==> flow/design.v (excerpt) <==
module CORDIC #(parameter integer W = 32)
(
    input wire clk,
    input wire start,
    input wire signed [31:0] x,
    input wire signed [31:0] y,
    output wire signed [W-1:0]phi,
    output wire done
);
Size in the first run: roughly 100 flip-flops, roughly 0.016 mm² of cells after synthesis.
Settings: LEC_CHECK=0, ABC_AREA=1, CAP_MARGIN=0, CORE_MARGIN=2, CORE_UTILIZATION=72, CTS_CLUSTER_DIAMETER=328, CTS_CLUSTER_SIZE=100, HOLD_SLACK_MARGIN=0.3, PLACE_DENSITY_LB_ADDON=0.06, SETUP_SLACK_MARGIN=1.08, SLEW_MARGIN=20; clock period 3.72 ns.
run.sh (not shown) runs the stock make flow with config.mk's settings and CLKGATE_MAP_FILE=.
The starting point did not get past 3_5_place_dp with DPL-0038.
Edit:
ABC_AREA = unset   (was 1)
CAP_MARGIN = 20   (was 0)
CORE_UTILIZATION = 63   (was 72)
CTS_CLUSTER_DIAMETER = unset   (was 328)
CTS_CLUSTER_SIZE = unset   (was 100)
HOLD_SLACK_MARGIN = unset   (was 0.3)
MIN_ROUTING_LAYER = met2   (was unset)
PLACE_DENSITY_LB_ADDON = unset   (was 0.06)
SETUP_SLACK_MARGIN = unset   (was 1.08)
clock period = 7.5 ns   (was 3.72 ns; I/O delays follow)
After rerunning: The changed run ended with an error in 5_1_grt. Die size increases by about 15%. Area after synthesis grows by about 0.7%. Synthesized cell count came out lower by 27%.
Edit:
CORE_UTILIZATION = 40   (was 63)
MIN_ROUTING_LAYER = unset   (was met2)
Effect: The changed run finished with timing, DRC and antenna clean; die area grows by 56%; synthesized area is unchanged; synthesized cell count does not change.
Edit:
CAP_MARGIN = 0   (was 20)
CELL_PAD_IN_SITES_DETAIL_PLACEMENT = 1   (was unset)
CELL_PAD_IN_SITES_GLOBAL_PLACEMENT = 3   (was unset)
CORE_MARGIN = 5   (was 2)
CORE_UTILIZATION = 63   (was 40)
MAX_ROUTING_LAYER = met5   (was unset)
MIN_ROUTING_LAYER = met2   (was unset)
SETUP_SLACK_MARGIN = 1.39   (was unset)
TNS_END_PERCENT = 60   (was unset)
The new run died in 3_1_place_gp_skip_io.
Area after synthesis is unchanged.
Die area goes down by a quarter to a third.
Synthesized cell count does not change.

---

## JK
CORDIC again, from the RTL that the note above started with.
export LEC_CHECK = 0
export CAP_MARGIN = 20
export CORE_MARGIN = 2
export CORE_UTILIZATION = 70
export CTS_CLUSTER_DIAMETER = 45
export CTS_CLUSTER_SIZE = 14
export SETUP_SLACK_MARGIN = 1.36
export SLEW_MARGIN = 20
create_clock -name core_clock -period 7.5 [get_ports {clk}]
--- input diff JK..MS ---
- an added MIN_ROUTING_LAYER of met2
- a deleted CTS_CLUSTER_DIAMETER that had been 45
- a deleted CTS_CLUSTER_SIZE that had been 14
- an added MAX_ROUTING_LAYER of met4
- a change of CORE_UTILIZATION from 70 to 63
- a change of CORE_MARGIN from 2 to 5
- a deleted SETUP_SLACK_MARGIN that had been 1.36
- MS got as far as global routing (5_1_grt), where a tool error ended the run.
- Half-perimeter wire length after placement: MS vs JK up 2500 um
- On number of input and output port buffers inserted, JK tracks MS almost exactly.
- Against JK, worst setup slack before clock tree synthesis in MS came out better.

---

== job 7562 ==
CORDIC again, from the RTL that the note above started with.
// CORDIC
module CORDIC #(parameter integer W = 32)
(
    input wire clk,
    input wire start,
    input wire signed [31:0] x,
    input wire signed [31:0] y,
    output wire signed [W-1:0]phi,
    output wire done
);
wire sigma;
wire signed [31:0] x_shift;
wire signed [31:0] y_shift;
reg [5:0] counter;
reg signed [31:0] x_reg;
reg signed [31:0] y_reg;
reg signed [31:0] z;
wire signed [31:0] atan_table [0:27];
assign atan_table[00] = 32'h3243f6a9; 
assign atan_table[01] = 32'h1dac6705;
assign atan_table[02] = 32'h0fadbafd;
assign atan_table[03] = 32'h07f56ea7;
assign atan_table[04] = 32'h03feab77;
assign atan_table[05] = 32'h01ffd55c;
assign atan_table[06] = 32'h00fffaab;
assign atan_table[07] = 32'h007fff55;
assign atan_table[08] = 32'h003fffeb;
assign atan_table[09] = 32'h001ffffd;
assign atan_table[10] = 32'h00100000;
assign atan_table[11] = 32'h00080000;
assign atan_table[12] = 32'h00040000;
assign atan_table[13] = 32'h00020000;
assign atan_table[14] = 32'h00010000;
assign atan_table[15] = 32'h00008000;
assign atan_table[16] = 32'h00004000;
assign atan_table[17] = 32'h00002000;
assign atan_table[18] = 32'h00001000;
assign atan_table[19] = 32'h00000800;
assign atan_table[20] = 32'h00000400;
assign atan_table[21] = 32'h00000200;
assign atan_table[22] = 32'h00000100;
assign atan_table[23] = 32'h00000080;
assign atan_table[24] = 32'h00000040;
assign atan_table[25] = 32'h00000020;
assign atan_table[26] = 32'h00000010;
assign atan_table[27] = 32'h00000008;
assign sigma = y_reg[31];
assign x_shift = y_reg >>> counter; 
assign y_shift = x_reg >>> counter; 
assign phi = z[31:31-W+1];
assign done = (counter == 28);
always @(posedge clk) begin
    if(start)begin
        x_reg <= x;
        y_reg <= y;
        z <= 0;
        counter <= 0;
    end
    else begin
        if(counter == 28) begin
            x_reg <= x_reg;
  ...
Settings: LEC_CHECK=0, CAP_MARGIN=10, CORE_ASPECT_RATIO=0.52, CORE_MARGIN=2, CORE_UTILIZATION=72, PLACE_DENSITY=0.67, SLEW_MARGIN=20; clock period 4.07 ns.
Job 7562 did not finish; the tool stopped in 3_5_place_dp with error DPL-0038.
Input changes introduced in job 3147 (baseline for comparison: job 7562):
Settings: clearing PLACE_DENSITY, which used to be 0.67; putting SETUP_SLACK_MARGIN at 2.59 where nothing was set; swapping 10 for 20 in CAP_MARGIN; putting TNS_END_PERCENT at 5 where nothing was set; putting CTS_CLUSTER_DIAMETER at 178 where nothing was set; putting CTS_CLUSTER_SIZE at 99 where nothing was set; clearing CORE_ASPECT_RATIO, which used to be 0.52; swapping 4.07 for 8.69 in the clock period (ns, I/O delays scaled along).
- Job 3147 closes out successfully: all stages finished, all timing, DRC and antenna checks passed.
- Cmp job 3147 and job 7562 / final estimated routing congestion in global placement / lower: job 3147
- The total core area was comparable across job 3147 and job 7562.
- Job 3147 -> job 7562: proportion of register bits with asynchronous set or reset after synthesis delta 0, exact match
- Compared job 7562 against job 3147; summed standard-cell area reported by yosys within noise.
- Re post-synthesis compound-gate area fraction: no difference whatsoever between job 3147 and job 7562.
- | share of the core filled by cells before placement | job 7562 vs job 3147 | ≈ equal |
- Horizontal die dimension | job 3147 below job 7562
- Die area: job 3147 vs job 7562 — no meaningful difference
- Standard-cell row count ended up 15 higher on job 3147 than on job 7562.
--- input diff job 3147..job 5801 ---
Settings: CORE_UTILIZATION: 72 -> 56; TNS_END_PERCENT: 5 -> 10; CTS_CLUSTER_SIZE: 99 -> 100; SETUP_SLACK_MARGIN: 2.59 -> unset; CTS_CLUSTER_DIAMETER: 178 -> 167; the clock period (ns, I/O delays scaled along): 8.69 -> 7.5.
Notes after the runs:
Of the two values seen for last element of the critical path, y_reg[31]$_DFFE_PP_ was produced by job 5801 and y_reg[30]$_DFFE_PP_ by job 3147. Job 5801 vs. job 3147: initial antenna violation count has decreased; routed wire length has decreased. Routed length on met2: job 5801 > job 3147. Compare job 5801 and job 3147 | post-layout worst setup margin lower: job 5801. The met3 demand-to-capacity share in global routing of job 5801 falls short of that of job 3147 by 10 points. Compared with job 3147, in job 5801 time the worst path needs with I/O delays and setup moved up; wire length on met1 moved up; sum of net half-perimeters after detailed placement moved up. [compare] base=job 3147 new=job 5801: cell depth of the worst setup path saw an increase, final weighted congestion in routability-driven placement saw a decrease.
What job 5240 does differently from job 5801 at the input level:
Settings: CTS_CLUSTER_SIZE no longer set, was 100; CELL_PAD_IN_SITES_GLOBAL_PLACEMENT now 1, previously not set; TNS_END_PERCENT now 85, was 10; CTS_CLUSTER_DIAMETER now 312, was 167; CAP_MARGIN now 0, was 20; SLEW_MARGIN now 15, was 20; CORE_MARGIN now 5, was 2; CELL_PAD_IN_SITES_DETAIL_PLACEMENT now 1, previously not set; MAX_ROUTING_LAYER now met5, previously not set; MIN_ROUTING_LAYER now met2, previously not set; SETUP_SLACK_MARGIN now 1.39, previously not set; CORE_UTILIZATION now 63, was 56.
## What came out
4_1_cts: job 5240 exited with error. [job 5240 vs job 5801] final HPWL from detailed placement: higher in job 5240. Diff job 5801 -> job 5240: summed standard-cell area reported by yosys held steady; vertical die dimension dropped about 2.1%. Job 5240 ends up with a floorplan utilization that is 7.4 points higher than in job 5801. Relative to job 5801, setup slack at placement has decreased by 0.49 ns in job 5240. Row final RePlAce weighted congestion: job 5240 higher / job 5801 lower. Compared with job 5801, job 5240 shows a die outline width that is 2.1% lower. Standard cell area after detailed placement delta for job 5240 relative to job 5801: 170 um^2 lower. Taking job 5801 as the reference, in job 5240 number of placed instances with taps included went down; count of distinct cell types in the synthesized netlist flat; die size went down.
Changes in job 530 relative to job 5240:
Settings: SLEW_MARGIN: 15 -> 20; CTS_CLUSTER_DIAMETER: 312 -> unset; CORE_MARGIN: 5 -> 2; CELL_PAD_IN_SITES_GLOBAL_PLACEMENT: 1 -> unset; MAX_ROUTING_LAYER: met5 -> unset; CAP_MARGIN: 0 -> 20; CORE_UTILIZATION: 63 -> 40; MIN_ROUTING_LAYER: met2 -> unset; TNS_END_PERCENT: 85 -> unset; SETUP_SLACK_MARGIN: 1.39 -> unset; CELL_PAD_IN_SITES_DETAIL_PLACEMENT: 1 -> unset; the clock period (ns, I/O delays scaled along): 7.5 -> 7.15.
- The final layout from job 530, which completed every stage, passed the timing, design-rule and antenna checks at the end of the flow.
- [job 530] detailed placement HPWL fell 5800 um relative to job 5240
- Diff job 5240..job 530 | number of ports placed on the die boundary | unchanged
- Average instance area after synthesis delta (job 530 -> job 5240): insignificant
- Summary: with job 5240 as the reference, width of the chip in job 530 moved up by more than 10%.
- Comparing job 5240 against job 530, there is no change at all in number of nets produced by synthesis.
- From job 530 to job 5240, post-synth area from yosys stat did not move at all.
- | die size | job 530 vs job 5240 | 45% higher |
Input changes introduced in job 8706 (baseline for comparison: job 530):
Settings: swapping 40 for 64 in CORE_UTILIZATION; swapping 7.15 for 5.36 in the clock period (ns, I/O delays scaled along).
Summary of job 530 and job 8706: one run falls short of a clean finish, namely job 8706. Count of placed standard cells including taps (job 8706 vs. job 530) increases by more than 10%. Job 8706 against job 530; die size is down by more than a quarter. Against job 530, job 8706 comes in about 37% lower on floorplan core area.
